==> flow/design.v (excerpt) <==
module DSP(A,B,C,D,CARRYIN,M,P,CARRYOUT,CARRYOUTF,CLK,OPMODE,
CEA,CEB,CEC,CED,CECARRYIN,CEM,CEP,CEOPMODE,
RSTA,RSTB,RSTC,RSTD,RSTCARRYIN,RSTM,RSTP,RSTOPMODE,
BCOUT,PCIN,PCOUT);
input[17:0] A, B, D;
input[47:0] C,PCIN;
input[7:0] OPMODE;
input CARRYIN,CLK,CEA,CEB,CEC,CECARRYIN,CED,CEM,CEP,CEOPMODE;
input RSTA,RSTB,RSTC,RSTD,RSTCARRYIN,RSTM,RSTP,RSTOPMODE;
output wire[35:0] M;
output wire[47:0] P,PCOUT;
output wire[17:0] BCOUT;
output CARRYOUT,CARRYOUTF;
parameter A0REG=0;	 
parameter A1REG=1; 
parameter B0REG=0;
parameter B1REG=1;
parameter CREG=1;
parameter DREG=1;
parameter MREG=1;
parameter PREG=1;
parameter CARRYINREG=1;
parameter CARRYOUTREG=1;
parameter OPMODEREG=1;
parameter CARRYINSEL="OPMODE5";  
parameter B_INPUT="DIRECT";  
parameter RSTTYPE="SYNC";   
wire[7:0] OPMODE_REG;
wire[17:0] D_REG;
reg[17:0] B0_IN;
wire[17:0] B0_REG;
reg[17:0] PRE_RESULT;
wire[17:0] B1_IN;
wire[17:0] B1_REG;
wire[17:0] A0_REG;
wire[17:0] A1_REG;
wire[35:0] Product_Result;
wire[35:0] M_REG;
reg[47:0] X_OUT;
reg[47:0] Z_OUT;
wire[48:0] Post_Result;
  ...
==> flow/config.mk <==
export PLATFORM = sky130hd
export DESIGN_NAME = DSP
export DESIGN_NICKNAME = DSP
export VERILOG_FILES = /design/flow/design.v
export SDC_FILE = /design/flow/constraint.sdc
export NUM_CORES = 4
export LEC_CHECK = 0
export ABC_AREA = 1
export CAP_MARGIN = 15
export CORE_ASPECT_RATIO = 1.2
export CORE_MARGIN = 7
export CORE_UTILIZATION = 55
export CTS_CLUSTER_DIAMETER = 228
export CTS_CLUSTER_SIZE = 94
export GPL_ROUTABILITY_DRIVEN = 0
export MAX_ROUTING_LAYER = met5
export PLACE_DENSITY_LB_ADDON = 0.29
export SLEW_MARGIN = 20
export TNS_END_PERCENT = 15
==> flow/constraint.sdc <==
create_clock -name core_clock -period 7.37 [get_ports {CLK}]
set_input_delay 1.4740 -clock core_clock [delete_from_list [all_inputs] [get_ports {CLK}]]
set_output_delay 1.4740 -clock core_clock [all_outputs]
set_load 0.01 [all_outputs]
run.sh (not shown) runs the stock make flow with config.mk's settings and CLKGATE_MAP_FILE=.
The starting point finished clean.
Rerun with:
- ABC_AREA: 1 -> unset
- CAP_MARGIN: 15 -> 20
- CORE_ASPECT_RATIO: 1.2 -> unset
- CORE_MARGIN: 7 -> 2
- CORE_UTILIZATION: 55 -> 68
- CTS_CLUSTER_DIAMETER: 228 -> unset
- CTS_CLUSTER_SIZE: 94 -> 86
- GPL_ROUTABILITY_DRIVEN: 0 -> unset
- MAX_ROUTING_LAYER: met5 -> unset
- PLACE_DENSITY_LB_ADDON: 0.29 -> unset
- SETUP_SLACK_MARGIN: unset -> 0.13
- TNS_END_PERCENT: 15 -> unset
- clock period: 7.37 -> 5.9 ns (I/O delays scaled with it)
=>
- The new run ended with an error in global routing (5_1_grt)
- synthesized cell count went down by a quarter to a third
- die area shrinks by a quarter to a third
- synthesized area fell by roughly a tenth
Rerun with:
- CTS_CLUSTER_DIAMETER: unset -> 43
- CTS_CLUSTER_SIZE: 86 -> 87
- MAX_ROUTING_LAYER: unset -> met4
- PLACE_DENSITY: unset -> 0.6
- SETUP_SLACK_MARGIN: 0.13 -> unset
- clock period: 5.9 -> 5.3 ns (I/O delays scaled with it)
=>
- The new run ended with an error in global routing (5_1_grt)
- area after synthesis is unchanged
- die area is unchanged
- synthesized cell count does not change
Rerun with:
- CORE_UTILIZATION: 68 -> 40
- CTS_CLUSTER_DIAMETER: 43 -> unset
- CTS_CLUSTER_SIZE: 87 -> unset
- MAX_ROUTING_LAYER: met4 -> unset
- SETUP_SLACK_MARGIN: unset -> -0.34
- clock period: 5.3 -> 7.26 ns (I/O delays scaled with it)
Outcome: With this change the flow passed the timing, DRC and antenna checks; die size increases by 68%; synthesized cell count stays the same; area after synthesis does not change.

========
The RTL this note starts from:
==> flow/design.v <==
module reg_mux(in,out,clk,ce,rst);
parameter WIDTH=18;
parameter PIPELINE=0; 
parameter RESET_TYPE="SYNC";  
input[WIDTH-1:0] in;
input clk,ce,rst;
output reg[WIDTH-1:0] out;
generate
	if(PIPELINE && RESET_TYPE=="SYNC") begin
		always @(posedge clk) begin
			if(rst) begin
				out<=0;
			end
			else if(ce) begin
				out<=in;
			end
		end
	end
endgenerate
generate
	if(PIPELINE && RESET_TYPE=="ASYNC") begin
		always @(posedge clk or posedge rst) begin
			if (rst) begin
				out<=0;
			end
			else if (ce) begin
				out<=in;
			end
		end
	end
endgenerate
generate
	if(PIPELINE==0) begin
		always @(*) begin
			out=in;
		end
	end
endgenerate
endmodule
module DSP(A,B,C,D,CARRYIN,M,P,CARRYOUT,CARRYOUTF,CLK,OPMODE,
CEA,CEB,CEC,CED,CECARRYIN,CEM,CEP,CEOPMODE,
RSTA,RSTB,RSTC,RSTD,RSTCARRYIN,RSTM,RSTP,RSTOPMODE,
BCOUT,PCIN,PCOUT);
input[17:0] A, B, D;
input[47:0] C,PCIN;
input[7:0] OPMODE;
input CARRYIN,CLK,CEA,CEB,CEC,CECARRYIN,CED,CEM,CEP,CEOPMODE;
input RSTA,RSTB,RSTC,RSTD,RSTCARRYIN,RSTM,RSTP,RSTOPMODE;
output wire[35:0] M;
output wire[47:0] P,PCOUT;
output wire[17:0] BCOUT;
output CARRYOUT,CARRYOUTF;
parameter A0REG=0;	 
parameter A1REG=1; 
parameter B0REG=0;
parameter B1REG=1;
parameter CREG=1;
parameter DREG=1;
parameter MREG=1;
parameter PREG=1;
parameter CARRYINREG=1;
parameter CARRYOUTREG=1;
parameter OPMODEREG=1;
parameter CARRYINSEL="OPMODE5";  
parameter B_INPUT="DIRECT";  
parameter RSTTYPE="SYNC";   
wire[7:0] OPMODE_REG;
wire[17:0] D_REG;
reg[17:0] B0_IN;
wire[17:0] B0_REG;
reg[17:0] PRE_RESULT;
wire[17:0] B1_IN;
wire[17:0] B1_REG;
wire[17:0] A0_REG;
wire[17:0] A1_REG;
wire[35:0] Product_Result;
wire[35:0] M_REG;
reg[47:0] X_OUT;
reg[47:0] Z_OUT;
wire[48:0] Post_Result;
wire[47:0] C_REG;
reg Carry_IN;  
wire CIN; 
wire Carry_Out_In;
reg_mux #(.WIDTH(18), .PIPELINE(DREG), .RESET_TYPE(RSTTYPE)) DREG_INST(.in(D), .out(D_REG), .clk(CLK), .ce(CED), .rst(RSTD));
reg_mux #(.WIDTH(18), .PIPELINE(B0REG), .RESET_TYPE(RSTTYPE)) B0REG_INST(.in(B0_IN), .out(B0_REG), .clk(CLK), .ce(CEB), .rst(RSTB));
reg_mux #(.WIDTH(18), .PIPELINE(B1REG), .RESET_TYPE(RSTTYPE)) B1REG_INST(.in(B1_IN), .out(B1_REG), .clk(CLK), .ce(CEB), .rst(RSTB));
reg_mux #(.WIDTH(18), .PIPELINE(A0REG), .RESET_TYPE(RSTTYPE)) A0REG_INST(.in(A), .out(A0_REG), .clk(CLK), .ce(CEA), .rst(RSTA));
reg_mux #(.WIDTH(18), .PIPELINE(A1REG), .RESET_TYPE(RSTTYPE)) A1REG_INST(.in(A0_REG), .out(A1_REG), .clk(CLK), .ce(CEA), .rst(RSTA));
reg_mux #(.WIDTH(48), .PIPELINE(CREG), .RESET_TYPE(RSTTYPE)) CREG_INST(.in(C), .out(C_REG), .clk(CLK), .ce(CEC), .rst(RSTC));
reg_mux #(.WIDTH(36), .PIPELINE(MREG), .RESET_TYPE(RSTTYPE)) MREG_INST(.in(Product_Result), .out(M_REG), .clk(CLK), .ce(CEM), .rst(RSTM));
reg_mux #(.WIDTH(1), .PIPELINE(CARRYINREG), .RESET_TYPE(RSTTYPE)) CYIREG_INST(.in(Carry_IN), .out(CIN), .clk(CLK), .ce(CECARRYIN), .rst(RSTCARRYIN));
reg_mux #(.WIDTH(8), .PIPELINE(OPMODEREG), .RESET_TYPE(RSTTYPE)) OPMODEREG_INST(.in(OPMODE), .out(OPMODE_REG), .clk(CLK), .ce(CEOPMODE), .rst(RSTOPMODE));
reg_mux #(.WIDTH(1), .PIPELINE(CARRYOUTREG), .RESET_TYPE(RSTTYPE)) CYOREG_INST(.in(Carry_Out_In), .out(CARRYOUT), .clk(CLK), .ce(CECARRYIN), .rst(RSTCARRYIN));
reg_mux #(.WIDTH(48), .PIPELINE(PREG), .RESET_TYPE(RSTTYPE)) PREG_INST(.in(Post_Result), .out(P), .clk(CLK), .ce(CEP), .rst(RSTP));
always @(*) begin
	case(B_INPUT)
		"DIRECT": B0_IN=B;
		"CASCADE": B0_IN=BCOUT;
		default: B0_IN=0;
	endcase
end
always @(*) begin
	if(OPMODE_REG[6])
		PRE_RESULT= D_REG - B0_REG;	
	else
		PRE_RESULT= D_REG + B0_REG;
end
assign B1_IN=(OPMODE_REG[4])? PRE_RESULT: B0_REG;
assign Product_Result=B1_REG * A1_REG;
assign M=M_REG;
always @(*) begin
	case(CARRYINSEL)
		"CARRYIN": Carry_IN=CARRYIN;
		"OPMODE5": Carry_IN=OPMODE_REG[5];
		default: Carry_IN=0;
	endcase
end
always @(*) begin
	case({ OPMODE_REG[3], OPMODE_REG[2]})
		0: Z_OUT=0;
		1: Z_OUT=PCIN;
		2: Z_OUT=P;
		3: Z_OUT=C_REG;
	endcase
end
always @(*) begin
	case( {OPMODE_REG[1], OPMODE_REG[0]})
		0: X_OUT=0;
		1: X_OUT={ {13{M_REG[35]}} , M_REG[34:0] };  
 		2: X_OUT=P;
		3: X_OUT={D_REG[11:0], A1_REG, B1_REG};    
	endcase
end
assign Post_Result= ( OPMODE_REG[7] )? (Z_OUT-(X_OUT+CIN)) : (Z_OUT+X_OUT+CIN) ;
assign Carry_Out_In=Post_Result[48];
assign BCOUT= B1_REG;
assign CARRYOUTF= CARRYOUT;
assign PCOUT=P;
endmodule
clock: 5.82 ns
lec_check: 0
cap_margin: 5
core_margin: 2
core_utilization: 67
cts_cluster_size: 90
hold_slack_margin: -0.1
max_routing_layer: met4
setup_slack_margin: 0.04
slew_margin: 20
The baseline finished but fails on setup timing.
Next try:
CAP_MARGIN = 20   (was 5)
CORE_UTILIZATION = 40   (was 67)
CTS_CLUSTER_SIZE = unset   (was 90)
HOLD_SLACK_MARGIN = unset   (was -0.1)
MAX_ROUTING_LAYER = unset   (was met4)
PLACE_DENSITY = 0.6   (was unset)
SETUP_SLACK_MARGIN = unset   (was 0.04)
clock period = 8.0 ns   (was 5.82 ns; I/O delays follow)
Result: The new run completed without violations; via count decreases by about a fifth; cell count goes up by a few percent; cell area drops by a few percent; hold slack loses 0.0070 ns; clock power went down by a quarter to a third; global-route usage fell by 21 points; clock-buffer cell count falls by 1; non-clock buffer count decreases by 139.
Next try:
CORE_UTILIZATION = 64   (was 40)
clock period = 7.26 ns   (was 8.0 ns; I/O delays follow)
Effect:
- wire length goes up slightly
- area after synthesis stays the same
- flip-flop count is unchanged
Next try:
ABC_AREA = 1   (was unset)
CORE_UTILIZATION = 68   (was 64)
clock period = 8.01 ns   (was 7.26 ns; I/O delays follow)
What happened: The changed run completed with no timing, DRC or antenna violations. Final cell count is higher by about 40%. First-iteration DRC count is higher by about 120%. Via count is higher by 36%. Global-route usage is higher by 12 points. Hold slack got worse by 0.028 ns.
No activity file was given, so power comes from the tool's default toggle rates.
